## build 17
## caesar_cipher
module caesar_cipher (
   input            clk
  ,input            rst_n
  ,input            ptxt_valid  
  ,input            mode  
  ,input            key_shift_dir_1  
  ,input            key_shift_dir_3  
  ,input      [4:0] key_shift_num_1  
  ,input      [4:0] key_shift_num_3  
  ,input      [7:0] ptxt_char
  ,output reg [7:0] ctxt_char
  ,output reg       err_invalid_key_shift_num
  ,output reg       err_invalid_ptxt_char
  ,output reg       ctx_ready
);
For scale: roughly 2500 cells after synthesis, about 10 flip-flops, about 35 I/O pins, ~14000 µm² of cells after synthesis.
export LEC_CHECK = 0
export ABC_AREA = 1
export CAP_MARGIN = 20
export CORE_MARGIN = 2
export CORE_UTILIZATION = 72
export CTS_CLUSTER_DIAMETER = 335
export CTS_CLUSTER_SIZE = 99
export HOLD_SLACK_MARGIN = -0.05
export PLACE_DENSITY = 0.39
export SLEW_MARGIN = 20
create_clock -name core_clock -period 5.57 [get_ports {clk}]
run.sh (not shown) runs the stock make flow with config.mk's settings and CLKGATE_MAP_FILE=.
Status(build 17) = ERROR, stage = detailed placement
The following lists how build 1 was set up differently from build 17:
==> flow/config.mk <==
export PLATFORM = sky130hd
export DESIGN_NAME = caesar_cipher
export DESIGN_NICKNAME = caesar_cipher
export VERILOG_FILES = /design/flow/design.v
export SDC_FILE = /design/flow/constraint.sdc
export NUM_CORES = 4
export LEC_CHECK = 0
export CAP_MARGIN = 20
export CORE_MARGIN = 2
export CORE_UTILIZATION = 70
export MAX_ROUTING_LAYER = met4
export SLEW_MARGIN = 20
==> flow/constraint.sdc <==
create_clock -name core_clock -period 10.7 [get_ports {clk}]
set_input_delay 2.1400 -clock core_clock [delete_from_list [all_inputs] [get_ports {clk}]]
set_output_delay 2.1400 -clock core_clock [all_outputs]
set_load 0.01 [all_outputs]
Notes after the runs:
Run status, build 1: aborted in global routing, error GRT-0232
Summary — synthesized net count, build 1 relative to build 17: lower, by about 7%.
Compared with build 17, in build 1 count of unique library cells instantiated by Yosys climbed 87%; area after synthesis picked up an extra about 12%; total number of placement rows went up; boundary pin count comparable.
Input changes introduced in build 80 (baseline for comparison: build 1):
==> flow/constraint.sdc <==
create_clock -name core_clock -period 10.8 [get_ports {clk}]
set_input_delay 2.1600 -clock core_clock [delete_from_list [all_inputs] [get_ports {clk}]]
set_output_delay 2.1600 -clock core_clock [all_outputs]
set_load 0.01 [all_outputs]
Results
- In the flow results for build 1 and build 80, the post-place setup slack is larger on build 80.
- Not one of build 1 and build 80 finished clean.
- Build 80 never completed; the flow aborted with a tool error in global routing.
- Build 1 failed in global routing with GRT-0232.
- Placed wire-length estimate after detailed placement: build 80 vs build 1 down 2.4%
- Post-placement cell area shrinks slightly when moving from build 1 to build 80.
- Number of buffers created by CTS: build 1 vs build 80 — no meaningful difference
- Re count of buffers added by post-CTS timing repair for setup: build 80 is 7 down on build 1.
- Synthesized chip area reported by yosys across build 1 and build 80: no real change.
Input-level comparison between build 57 and build 80:
diff --git a/flow/config.mk b/flow/config.mk
--- a/flow/config.mk
+++ b/flow/config.mk
@@ -9,4 +9,3 @@
 export CORE_MARGIN = 2
-export CORE_UTILIZATION = 70
-export MAX_ROUTING_LAYER = met4
+export CORE_UTILIZATION = 40
 export SLEW_MARGIN = 20
==> flow/constraint.sdc <==
create_clock -name core_clock -period 14.0 [get_ports {clk}]
set_input_delay 2.8000 -clock core_clock [delete_from_list [all_inputs] [get_ports {clk}]]
set_output_delay 2.8000 -clock core_clock [all_outputs]
set_load 0.01 [all_outputs]
==> comparison <==
Build 57 completed; timing, DRC and antenna clean
The horizontal extent of the die number comes out lower for build 80 vs build 57.
The global placer's final weighted congestion reported for build 57 is smaller than that of build 80 by 17%.
Re post-synthesis chip area from yosys: no difference whatsoever between build 80 and build 57.
Compare build 80 and build 57 | cell area after placement higher: build 80
The TritonCTS buffer count was comparable across build 80 and build 57.
Of build 80 and build 57, the run reporting the higher chip area was build 57.

* * *

Setup of run A:
caesar_cipher again, from the RTL that the note above started with.
// caesar_cipher
module caesar_cipher (
   input            clk
  ,input            rst_n
  ,input            ptxt_valid  
  ,input            mode  
  ,input            key_shift_dir_1  
  ,input            key_shift_dir_3  
  ,input      [4:0] key_shift_num_1  
  ,input      [4:0] key_shift_num_3  
  ,input      [7:0] ptxt_char
  ,output reg [7:0] ctxt_char
  ,output reg       err_invalid_key_shift_num
  ,output reg       err_invalid_ptxt_char
  ,output reg       ctx_ready
);
Settings: LEC_CHECK=0, ABC_AREA=1, CAP_MARGIN=20, CELL_PAD_IN_SITES_DETAIL_PLACEMENT=1, CORE_MARGIN=2, CORE_UTILIZATION=68, CTS_CLUSTER_DIAMETER=46, CTS_CLUSTER_SIZE=27, GPL_ROUTABILITY_DRIVEN=0, GPL_TIMING_DRIVEN=0, MAX_ROUTING_LAYER=met4, MIN_ROUTING_LAYER=met1, SLEW_MARGIN=0; clock period 14.0 ns.
Run A did not finish; a tool error ended it in detailed placement.
#### Input delta (run B over run A)
# run A
export LEC_CHECK = 0
export ABC_AREA = 1
export CAP_MARGIN = 20
export CELL_PAD_IN_SITES_DETAIL_PLACEMENT = 1
export CORE_MARGIN = 2
export CORE_UTILIZATION = 68
export CTS_CLUSTER_DIAMETER = 46
export CTS_CLUSTER_SIZE = 27
export GPL_ROUTABILITY_DRIVEN = 0
export GPL_TIMING_DRIVEN = 0
export MAX_ROUTING_LAYER = met4
export MIN_ROUTING_LAYER = met1
export SLEW_MARGIN = 0
create_clock -name core_clock -period 14.0 [get_ports {clk}]
# run B
export LEC_CHECK = 0
export CAP_MARGIN = 20
export CORE_MARGIN = 2
export CORE_UTILIZATION = 56
export CTS_CLUSTER_DIAMETER = 103
export CTS_CLUSTER_SIZE = 100
export PLACE_DENSITY_LB_ADDON = 0.08
export SLEW_MARGIN = 20
export TNS_END_PERCENT = 10
create_clock -name core_clock -period 14.0 [get_ports {clk}]
==> results <==
No stage failed in run B, and the final checks on the layout all came back clean. Die width is higher on run B. From run A to run B the numbers moved as follows: count of buffers inserted at the top-level ports moved up; unique cell type count in the Yosys netlist now larger; number of rows in the core area now larger. When run B is measured against run A, its die outline height turns out 16% higher. On area share of and/or/nand/nor cells after synthesis: run B sits below run A. The run showing the smaller area after synthesis is run A.
Input-level comparison between run C and run B:
# run B
export LEC_CHECK = 0
export CAP_MARGIN = 20
export CORE_MARGIN = 2
export CORE_UTILIZATION = 56
export CTS_CLUSTER_DIAMETER = 103
export CTS_CLUSTER_SIZE = 100
export PLACE_DENSITY_LB_ADDON = 0.08
export SLEW_MARGIN = 20
export TNS_END_PERCENT = 10
create_clock -name core_clock -period 14.0 [get_ports {clk}]
# run C
export LEC_CHECK = 0
export ABC_AREA = 1
export CAP_MARGIN = 20
export CELL_PAD_IN_SITES_GLOBAL_PLACEMENT = 3
export CORE_MARGIN = 2
export CORE_UTILIZATION = 45
export CTS_CLUSTER_DIAMETER = 295
export CTS_CLUSTER_SIZE = 100
export GPL_ROUTABILITY_DRIVEN = 0
export PLACE_DENSITY_LB_ADDON = 0.08
export SLEW_MARGIN = 20
export TNS_END_PERCENT = 10
create_clock -name core_clock -period 14.0 [get_ports {clk}]
- Tool error FLW-0024 stopped run C during global placement without I/O; no final results.
- Run B: flow completed, timing, DRC and antenna clean
- | total die size | run C vs run B | 10% higher |
- Run C against run B: chip area in the Yosys report lower; core footprint higher; synthesized cell count higher; placement row count higher.
--- input diff run C..run D ---
# run C
export LEC_CHECK = 0
export ABC_AREA = 1
export CAP_MARGIN = 20
export CELL_PAD_IN_SITES_GLOBAL_PLACEMENT = 3
export CORE_MARGIN = 2
export CORE_UTILIZATION = 45
export CTS_CLUSTER_DIAMETER = 295
export CTS_CLUSTER_SIZE = 100
export GPL_ROUTABILITY_DRIVEN = 0
export PLACE_DENSITY_LB_ADDON = 0.08
export SLEW_MARGIN = 20
export TNS_END_PERCENT = 10
create_clock -name core_clock -period 14.0 [get_ports {clk}]
# run D
export LEC_CHECK = 0
export CAP_MARGIN = 20
export CORE_MARGIN = 2
export CORE_UTILIZATION = 23
export MIN_ROUTING_LAYER = met2
export SLEW_MARGIN = 0
create_clock -name core_clock -period 14.0 [get_ports {clk}]
Both conditions hold for run D: the flow ran to the end and the final layout passed the timing, DRC and antenna checks. | count of standard-cell rows | lower: run C |. On width of the die: run D sits above run C. Run C -> run D: chip height increased by more than a quarter. In the reports for run D and run C, the larger number of instances in the synthesized netlist belongs to run C.
Setup changes, run D to run E
# run D
export LEC_CHECK = 0
export CAP_MARGIN = 20
export CORE_MARGIN = 2
export CORE_UTILIZATION = 23
export MIN_ROUTING_LAYER = met2
export SLEW_MARGIN = 0
create_clock -name core_clock -period 14.0 [get_ports {clk}]
# run E
export LEC_CHECK = 0
export ABC_AREA = 1
export CAP_MARGIN = 20
export CELL_PAD_IN_SITES_DETAIL_PLACEMENT = 1
export CORE_MARGIN = 2
export CORE_UTILIZATION = 68
export CTS_CLUSTER_DIAMETER = 46
export MAX_ROUTING_LAYER = met4
export MIN_ROUTING_LAYER = met1
export SLEW_MARGIN = 0
create_clock -name core_clock -period 14.0 [get_ports {clk}]
### Flow results
Run E did not run to completion, as it errored out during detailed placement. From run D to run E the numbers moved as follows: mux contribution to synthesized area -3.8 points, die extent in y moved down, die area decreased by 69% relative to the old numbers. Going from run D to run E, the post-synthesis simple-gate area fraction was found to have gone up by 17 points. Run E vs run D: post-synthesis net count up by a little under 10%. Run D has a lower sequential cell area fraction in the yosys report than run E. Comparing run E and run D, chip area estimate from yosys synthesis is higher on run D. Diff run D -> run E: horizontal die size went down by 44%, netlist area before placement went down by 11%, number of cells produced by synthesis went up by 200. Run E against run D; count of different cell masters after synthesis is down by more than a quarter.

* * *

job 7866:
caesar_cipher again, from the RTL that the note above started with.
make LEC_CHECK=0 ABC_AREA=1 CAP_MARGIN=15 CELL_PAD_IN_SITES_DETAIL_PLACEMENT=0 CELL_PAD_IN_SITES_GLOBAL_PLACEMENT=1 CORE_ASPECT_RATIO=1.42 CORE_MARGIN=2 CORE_UTILIZATION=24 CTS_CLUSTER_DIAMETER=313 GPL_ROUTABILITY_DRIVEN=1 GPL_TIMING_DRIVEN=1 HOLD_SLACK_MARGIN=0.13 MAX_ROUTING_LAYER=met5 MIN_ROUTING_LAYER=met2 PLACE_DENSITY_LB_ADDON=0.22 SETUP_SLACK_MARGIN=-0.49 SLEW_MARGIN=20 TNS_END_PERCENT=65 finish   # period 7.77 ns
No crash in job 7866: every stage finished, but the layout fails its final checks due to setup timing.
The following lists how job 6484 was set up differently from job 7866:
# job 7866
export LEC_CHECK = 0
export ABC_AREA = 1
export CAP_MARGIN = 15
export CELL_PAD_IN_SITES_DETAIL_PLACEMENT = 0
export CELL_PAD_IN_SITES_GLOBAL_PLACEMENT = 1
export CORE_ASPECT_RATIO = 1.42
export CORE_MARGIN = 2
export CORE_UTILIZATION = 24
export CTS_CLUSTER_DIAMETER = 313
export GPL_ROUTABILITY_DRIVEN = 1
export GPL_TIMING_DRIVEN = 1
export HOLD_SLACK_MARGIN = 0.13
export MAX_ROUTING_LAYER = met5
export MIN_ROUTING_LAYER = met2
export PLACE_DENSITY_LB_ADDON = 0.22
export SETUP_SLACK_MARGIN = -0.49
export SLEW_MARGIN = 20
export TNS_END_PERCENT = 65
create_clock -name core_clock -period 7.77 [get_ports {clk}]
# job 6484
export LEC_CHECK = 0
export CAP_MARGIN = 20
export CORE_MARGIN = 2
export CORE_UTILIZATION = 35
export SLEW_MARGIN = 20
create_clock -name core_clock -period 13.6 [get_ports {clk}]
## What came out
- Job 6484: done, clean on timing, DRC and antenna
- Of job 6484 and job 7866, the run reporting the lower die area was job 6484.
- Of job 6484 and job 7866, the run reporting the lower number of distinct library cells after synthesis was job 7866.
- Route | job 6484 vs job 7866 | wire shorter in job 6484
- Job 6484 against job 7866: area of the mapped netlist now larger, proportion of final cell area spent on non-clock buffers now smaller.
- Count of buffers not belonging to the clock network in the layout, job 6484 vs job 7866: down by more than half
- Sequential share of layout area in job 6484 is 0.37 points above job 7866.
### job 6484 -> job 3250
# job 6484
export LEC_CHECK = 0
export CAP_MARGIN = 20
export CORE_MARGIN = 2
export CORE_UTILIZATION = 35
export SLEW_MARGIN = 20
create_clock -name core_clock -period 13.6 [get_ports {clk}]
# job 3250
export LEC_CHECK = 0
export CAP_MARGIN = 20
export CORE_MARGIN = 2
export CORE_UTILIZATION = 58
export SETUP_SLACK_MARGIN = 3.28
export SLEW_MARGIN = 20
create_clock -name core_clock -period 11.2 [get_ports {clk}]
Looking at number of instances resized during post-cts repair, job 3250 sits above job 6484.
The core of job 3250 is more densely filled than that of job 6484.
When job 3250 is set beside job 6484, its setup slack turns out to be 0.15 ns smaller.
In the metrics for job 3250 and job 6484, the one carrying the higher iteration count of the initial detailed-routing pass is job 3250.
Mean number of vias per cell grows by more than 10% when moving from job 6484 to job 3250.

* * *

caesar_cipher again, from the RTL that the note above started with.
Settings: LEC_CHECK=0, CAP_MARGIN=25, CELL_PAD_IN_SITES_GLOBAL_PLACEMENT=3, CORE_ASPECT_RATIO=1.14, CORE_MARGIN=3, CORE_UTILIZATION=40, CTS_CLUSTER_DIAMETER=339, GPL_TIMING_DRIVEN=1, MAX_ROUTING_LAYER=met5, PLACE_DENSITY_LB_ADDON=0.1, SLEW_MARGIN=0; clock period 9.58 ns.
The baseline reached the layout checks and failed them: setup timing.
Rerun with:
==> flow/config.mk (replaced) <==
export PLATFORM = sky130hd
export DESIGN_NAME = caesar_cipher
export DESIGN_NICKNAME = caesar_cipher
export VERILOG_FILES = /design/flow/design.v
export SDC_FILE = /design/flow/constraint.sdc
export NUM_CORES = 4
export LEC_CHECK = 0
export CAP_MARGIN = 20
export CORE_MARGIN = 2
export CORE_UTILIZATION = 68
export MAX_ROUTING_LAYER = met4
export SLEW_MARGIN = 20
==> flow/constraint.sdc (replaced) <==
create_clock -name core_clock -period 10.6 [get_ports {clk}]
set_input_delay 2.1200 -clock core_clock [delete_from_list [all_inputs] [get_ports {clk}]]
set_output_delay 2.1200 -clock core_clock [all_outputs]
set_load 0.01 [all_outputs]
After rerunning:
- With this change the flow ended with an error in global routing (5_1_grt)
- synthesized cell count does not change
- area after synthesis stays the same
- die area came out lower by well over a third
Rerun with:
--- a/flow/config.mk
+++ b/flow/config.mk
@@ -10,2 +10 @@
-export CORE_UTILIZATION = 68
-export MAX_ROUTING_LAYER = met4
+export CORE_UTILIZATION = 65
==> flow/constraint.sdc (replaced) <==
create_clock -name core_clock -period 10.9 [get_ports {clk}]
set_input_delay 2.1800 -clock core_clock [delete_from_list [all_inputs] [get_ports {clk}]]
set_output_delay 2.1800 -clock core_clock [all_outputs]
set_load 0.01 [all_outputs]
Result: With this change the flow finished but failed the layout checks on setup timing; die area came out higher by 4.5%; area after synthesis does not change; synthesized cell count is unchanged.

* * *

## v40
caesar_cipher again, from the RTL that the note above started with.
clock: 14.0 ns
lec_check: 0
abc_area: 0
cap_margin: 20
cell_pad_in_sites_detail_placement: 1
core_aspect_ratio: 1.15
core_margin: 2
core_utilization: 68
cts_cluster_diameter: 46
cts_cluster_size: 97
gpl_routability_driven: 1
gpl_timing_driven: 0
max_routing_layer: met4
min_routing_layer: met2
slew_margin: 35
v40 did not finish: a tool error stopped it during 3_5_place_dp.
Setup changes, v40 to v29
- an added TNS_END_PERCENT of 10
- a change of CTS_CLUSTER_DIAMETER from 46 to 103
- a change of CTS_CLUSTER_SIZE from 97 to 100
- an added PLACE_DENSITY_LB_ADDON of 0.08
- a deleted MIN_ROUTING_LAYER that had been met2
- a change of ABC_AREA from 0 to 1
- a deleted MAX_ROUTING_LAYER that had been met4
- a change of CORE_UTILIZATION from 68 to 45
- a change of SLEW_MARGIN from 35 to 20
- a deleted GPL_TIMING_DRIVEN that had been 0
- a deleted CELL_PAD_IN_SITES_DETAIL_PLACEMENT that had been 1
- a deleted CORE_ASPECT_RATIO that had been 1.15
- a change of GPL_ROUTABILITY_DRIVEN from 1 to 0
Findings:
- v29: no failed stages, no open violations at the end
- Post-synthesis instance area: v29 vs v40 down 11%
- Summary of v29 over v40: cell count after synthesis increased by 200 relative to the old numbers; row count increased by 5 relative to the old numbers.
The following lists how v43 was set up differently from v29:
- clearing TNS_END_PERCENT, which used to be 10
- clearing CTS_CLUSTER_SIZE, which used to be 100
- swapping 2 for 8 in CORE_MARGIN
- swapping 0.08 for 0.1 in PLACE_DENSITY_LB_ADDON
- clearing ABC_AREA, which used to be 1
- swapping 45 for 40 in CORE_UTILIZATION
- putting MAX_ROUTING_LAYER at met4 where nothing was set
- swapping 20 for 0 in SLEW_MARGIN
- clearing GPL_ROUTABILITY_DRIVEN, which used to be 0
- clearing CTS_CLUSTER_DIAMETER, which used to be 103
--- outcome ---
v43 ends up with higher placeable core region than v29 does. v43 went all the way through the flow, and no timing, DRC or antenna check failed. Between v29 and v43, biggest fanout along the worst timing path increased. v43 reports its largest non-sequential cell family by area as AND-OR/OR-AND gates while v29 reports simple AND/OR/NAND/NOR gates. The core utilization number comes out lower for v43 vs v29. Side by side, total number of tap cells turned out higher in v43 than in v29. Compared with v29, in v43 post-synthesis instance area shows an increase of about 12%; required time of the critical path shows a reduction of 0.04 ns. v29 → v43: instance tally after logic synthesis dropped 200, time the final worst path needs with I/O delays and setup rose by 1.26 ns, setup slack shrank by 1.26 ns.
[inputs] v7 vs v43
- SLEW_MARGIN: 0 -> 20
- CTS_CLUSTER_SIZE: unset -> 98
- CORE_UTILIZATION: 40 -> 27
- GPL_ROUTABILITY_DRIVEN: unset -> 0
- TNS_END_PERCENT: unset -> 10
- PLACE_DENSITY_LB_ADDON: 0.1 -> 0.08
- CTS_CLUSTER_DIAMETER: unset -> 217
- ABC_AREA: unset -> 1
- MAX_ROUTING_LAYER: met4 -> unset
- CORE_MARGIN: 8 -> 2
### Flow results
Min gate count after technology mapping across v7 and v43: v43. Going from v43 to v7, layout-stage area growth over the synthesis result grows by 1.2 points. Cts-stage hold buffer count came out exactly the same in v7 and v43. Summary of the comparison: wire length is lower in v7, relative to v43. Setup slack in v7 is larger than in v43. Compared with v43, v7 shows maximum clock frequency higher by 11%. Fraction of cell area in non-clock buffers was higher in v43 than in v7.
What v49 does differently from v7 at the input level:
- PLACE_DENSITY_LB_ADDON: 0.08 -> 0.1
- GPL_ROUTABILITY_DRIVEN: 0 -> unset
- CTS_CLUSTER_SIZE: 98 -> unset
- TNS_END_PERCENT: 10 -> unset
- SLEW_MARGIN: 20 -> 40
- CORE_UTILIZATION: 27 -> 40
- CTS_CLUSTER_DIAMETER: 217 -> unset
- ABC_AREA: 1 -> unset
- Post-route clock period utilization (lower): v7
- In v49, final non-filler cell area is higher than in v7.
- Compared with v7, in v49 sequential share of layout area moved down; critical path depth went down by 4; post-synth area from yosys stat climbed about 12%.
